violet:
## microP
module microP(
    input clk,
    input reset,
    output [7:0] imem_addr,
    input [16:0] imem_data,
    output [7:0] dmem_addr,
    output [7:0] dmem_wdata,
    output dmem_we,
    input [7:0] dmem_rdata,
    input [7:0] data_in,
    output out_we,
    output [7:0] data_out_col,
    output [7:0] data_out_addr
    );
Size: roughly 930 cells after synthesis, ~160 flip-flops, ~77 I/O pins, ~9600 um^2 of cells after synthesis.
==> flow/config.mk <==
export PLATFORM = sky130hd
export DESIGN_NAME = microP
export DESIGN_NICKNAME = microP
export VERILOG_FILES = /design/flow/design.v
export SDC_FILE = /design/flow/constraint.sdc
export NUM_CORES = 4
export LEC_CHECK = 0
export ABC_AREA = 0
export CAP_MARGIN = 25
export CELL_PAD_IN_SITES_GLOBAL_PLACEMENT = 0
export CORE_MARGIN = 2
export CORE_UTILIZATION = 69
export CTS_CLUSTER_SIZE = 33
export MAX_ROUTING_LAYER = met4
export MIN_ROUTING_LAYER = met1
export PLACE_DENSITY = 0.59
export SLEW_MARGIN = 15
export TNS_END_PERCENT = 80
==> flow/constraint.sdc <==
create_clock -name core_clock -period 3.71 [get_ports {clk}]
set_input_delay 0.7420 -clock core_clock [delete_from_list [all_inputs] [get_ports {clk}]]
set_output_delay 0.7420 -clock core_clock [all_outputs]
set_load 0.01 [all_outputs]
run.sh (not shown) runs the stock make flow with config.mk's settings and CLKGATE_MAP_FILE=.
Flow for violet halted at 5_1_grt, error code GRT-0232.
Relative to violet, the following input files were edited for yarrow:
Settings: SETUP_SLACK_MARGIN newly set to 1.15; CTS_CLUSTER_SIZE removed (was 33); MIN_ROUTING_LAYER changed from met1 to met2; CORE_MARGIN changed from 2 to 7; CELL_PAD_IN_SITES_GLOBAL_PLACEMENT changed from 0 to 1; CORE_UTILIZATION changed from 69 to 31; the clock period (ns, I/O delays scaled along) changed from 3.71 to 5.23.
## What came out
- yarrow: done, clean on timing, DRC and antenna
- Compared with violet, yarrow shows a higher die area.
- Changes observed in yarrow relative to violet: post-CTS repair timing setup buffer count up 6; worst slack after detailed placement up 630 ps.
Edits applied to the flow inputs when going from yarrow to tundra:
Settings: removing SETUP_SLACK_MARGIN (formerly 1.15); changing PLACE_DENSITY from 0.59 to 0.39; changing CELL_PAD_IN_SITES_GLOBAL_PLACEMENT from 1 to 0; changing MIN_ROUTING_LAYER from met2 to met1; setting CTS_CLUSTER_SIZE to 88 for the first time; changing TNS_END_PERCENT from 80 to 20; setting CTS_CLUSTER_DIAMETER to 346 for the first time; changing CORE_UTILIZATION from 31 to 60.
All-layer global routing usage: tundra higher than yarrow. Global-route track usage on met3 is higher on yarrow. For storage element area, yarrow and tundra come out practically identical. Higher die area was reported by yarrow, not tundra. Sequential share of layout area (tundra over yarrow): increase, 2.6 points.
The following lists how juniper was set up differently from tundra:
Settings: CORE_UTILIZATION: 60 -> 72; HOLD_SLACK_MARGIN: unset -> 0.29; CAP_MARGIN: 25 -> 20; TNS_END_PERCENT: 20 -> 80; PLACE_DENSITY: 0.39 -> unset; SETUP_SLACK_MARGIN: unset -> 0.46; CORE_MARGIN: 7 -> 2; CTS_CLUSTER_SIZE: 88 -> unset; PLACE_DENSITY_LB_ADDON: unset -> 0.0; CTS_CLUSTER_DIAMETER: 346 -> unset; the clock period (ns, I/O delays scaled along): 5.23 -> 1.78.
[summary]
- juniper: it failed during 4_1_cts, and the tool reported DPL-0038.
- juniper — cell total after placement 12% higher, tundra as reference
- Diff tundra..juniper | post-synthesis cell type count | unchanged
- [compare] base=tundra new=juniper: area after synthesis neither gained nor lost much, area of the core region shows a reduction of 17%.
- On juniper: die height is 15% lower than what tundra gave.
- Compared with tundra, juniper shows final weighted congestion of routability-driven global placement that has gone up by more than 10%.


Starting RTL as in the previous note.
==> flow/config.mk <==
export PLATFORM = sky130hd
export DESIGN_NAME = microP
export DESIGN_NICKNAME = microP
export VERILOG_FILES = /design/flow/design.v
export SDC_FILE = /design/flow/constraint.sdc
export NUM_CORES = 4
export LEC_CHECK = 0
export ABC_AREA = 0
export CAP_MARGIN = 25
export CELL_PAD_IN_SITES_DETAIL_PLACEMENT = 0
export CELL_PAD_IN_SITES_GLOBAL_PLACEMENT = 1
export CORE_MARGIN = 10
export CORE_UTILIZATION = 38
export CTS_CLUSTER_DIAMETER = 350
export GPL_ROUTABILITY_DRIVEN = 0
export HOLD_SLACK_MARGIN = 0.05
export MAX_ROUTING_LAYER = met5
export MIN_ROUTING_LAYER = met2
export SLEW_MARGIN = 15
export TNS_END_PERCENT = 80
==> flow/constraint.sdc <==
create_clock -name core_clock -period 5.82 [get_ports {clk}]
set_input_delay 1.1640 -clock core_clock [delete_from_list [all_inputs] [get_ports {clk}]]
set_output_delay 1.1640 -clock core_clock [all_outputs]
set_load 0.01 [all_outputs]
==> next run, changes <==
Settings changed: ABC_AREA 0 to unset, CAP_MARGIN 25 to 20, CELL_PAD_IN_SITES_DETAIL_PLACEMENT 0 to unset, CELL_PAD_IN_SITES_GLOBAL_PLACEMENT 1 to unset, CORE_MARGIN 10 to 2, CORE_UTILIZATION 38 to 64, CTS_CLUSTER_DIAMETER 350 to unset, GPL_ROUTABILITY_DRIVEN 0 to unset, HOLD_SLACK_MARGIN 0.05 to unset, MAX_ROUTING_LAYER met5 to unset, MIN_ROUTING_LAYER met2 to unset, SLEW_MARGIN 15 to 20, TNS_END_PERCENT 80 to unset.
Clock period 5.82 ns to 2.5 ns, I/O delays scaled along.
What happened:
- With this change the flow ended with an error in global routing (5_1_grt)
- die area decreases by well over a third
- synthesized cell count does not change
- area after synthesis does not change
==> next run, changes <==
Settings changed: CORE_UTILIZATION 64 to 40, PLACE_DENSITY set to 0.6.
Clock period 2.5 ns to 5.0 ns, I/O delays scaled along.
The new run completed without violations; synthesized area is unchanged; synthesized cell count is unchanged; die size climbs by 58%.
==> next run, changes <==
Settings changed: CORE_UTILIZATION 40 to 22.
Clock period 5.0 ns to 4.5 ns, I/O delays scaled along.
Cell count grows by about a fifth.
Via count goes up slightly.
Non-clock buffer count went up by 10.
Area after synthesis stays the same.
Count of clock-buffer cells in the layout does not change.
Hold slack improves by 0.011 ns.
Total power increases by a few percent.


## build 62
Starting RTL as in the previous note.
Settings: LEC_CHECK=0, ABC_AREA=1, CAP_MARGIN=20, CELL_PAD_IN_SITES_GLOBAL_PLACEMENT=3, CORE_ASPECT_RATIO=1.05, CORE_MARGIN=9, CORE_UTILIZATION=38, CTS_CLUSTER_DIAMETER=237, CTS_CLUSTER_SIZE=89, GPL_ROUTABILITY_DRIVEN=0, GPL_TIMING_DRIVEN=1, MIN_ROUTING_LAYER=met1, SETUP_SLACK_MARGIN=1.17, SLEW_MARGIN=15; clock period 6.34 ns.
Relative to build 62, the following input files were edited for build 32:
==> flow/config.mk <==
export PLATFORM = sky130hd
export DESIGN_NAME = microP
export DESIGN_NICKNAME = microP
export VERILOG_FILES = /design/flow/design.v
export SDC_FILE = /design/flow/constraint.sdc
export NUM_CORES = 4
export LEC_CHECK = 0
export ABC_AREA = 1
export CAP_MARGIN = 20
export CORE_MARGIN = 2
export CORE_UTILIZATION = 58
export PLACE_DENSITY = 0.6
export SLEW_MARGIN = 20
==> flow/constraint.sdc <==
create_clock -name core_clock -period 2.83 [get_ports {clk}]
set_input_delay 0.5660 -clock core_clock [delete_from_list [all_inputs] [get_ports {clk}]]
set_output_delay 0.5660 -clock core_clock [all_outputs]
set_load 0.01 [all_outputs]
Results
[flow] build 32 | stages: complete | final checks: fail | reason: setup timing. Measured against build 62, the final area of build 32 comes out at 1.12 times the reference value. Diff build 62 -> build 32 | combinational power | increase of 210%. Build 32 vs. build 62: sequential share of layout area shows a reduction of 4.1 points, via count shows an increase of 1601, worst-case headroom to the max-slew limit shows an increase of 22 points. For build 62, the class of the most critical setup path was in -> reg, unlike build 32, where it was reg -> reg.
### build 32 -> build 34
diff --git a/flow/config.mk b/flow/config.mk
--- a/flow/config.mk
+++ b/flow/config.mk
@@ -6,8 +6,8 @@
 export NUM_CORES = 4
 export LEC_CHECK = 0
-export ABC_AREA = 1
 export CAP_MARGIN = 20
 export CORE_MARGIN = 2
-export CORE_UTILIZATION = 58
+export CORE_UTILIZATION = 65
+export CTS_CLUSTER_SIZE = 32
 export PLACE_DENSITY = 0.6
 export SLEW_MARGIN = 20
==> flow/constraint.sdc <==
create_clock -name core_clock -period 3.35 [get_ports {clk}]
set_input_delay 0.6700 -clock core_clock [delete_from_list [all_inputs] [get_ports {clk}]]
set_output_delay 0.6700 -clock core_clock [all_outputs]
set_load 0.01 [all_outputs]
Results
Build 34: it failed with a tool error in 5_1_grt, so there are no final results. On total setup buffers inserted after CTS: between build 34 and build 32, it ends up higher for build 34. Delta(synthesized cell area, build 34 - build 32) < 0. Mean post-synth cell area on build 34 is up relative to build 32.


== old ==
Starting RTL as in the previous note.
==> flow/config.mk <==
export PLATFORM = sky130hd
export DESIGN_NAME = microP
export DESIGN_NICKNAME = microP
export VERILOG_FILES = /design/flow/design.v
export SDC_FILE = /design/flow/constraint.sdc
export NUM_CORES = 4
export LEC_CHECK = 0
export CAP_MARGIN = 20
export CORE_MARGIN = 2
export CORE_UTILIZATION = 72
export CTS_CLUSTER_DIAMETER = 379
export CTS_CLUSTER_SIZE = 40
export PLACE_DENSITY_LB_ADDON = 0.01
export SLEW_MARGIN = 20
==> flow/constraint.sdc <==
create_clock -name core_clock -period 2.01 [get_ports {clk}]
set_input_delay 0.4020 -clock core_clock [delete_from_list [all_inputs] [get_ports {clk}]]
set_output_delay 0.4020 -clock core_clock [all_outputs]
set_load 0.01 [all_outputs]
old: it failed with a tool error in clock tree synthesis, so there are no final results.
Setup changes, old to new
Settings: CORE_UTILIZATION: 72 -> 59; CTS_CLUSTER_SIZE: 40 -> unset; CTS_CLUSTER_DIAMETER: 379 -> unset; CORE_ASPECT_RATIO: unset -> 1.05; PLACE_DENSITY_LB_ADDON: 0.01 -> unset; the clock period (ns, I/O delays scaled along): 2.01 -> 5.0.
- Placed standard-cell area: new < old
- new does better than old on worst slack after detailed placement.
- new was carried through to the last stage, and its layout satisfied the timing, design-rule and antenna checks.
- Chip height | new above old
Power and IR drop assume default switching activity.
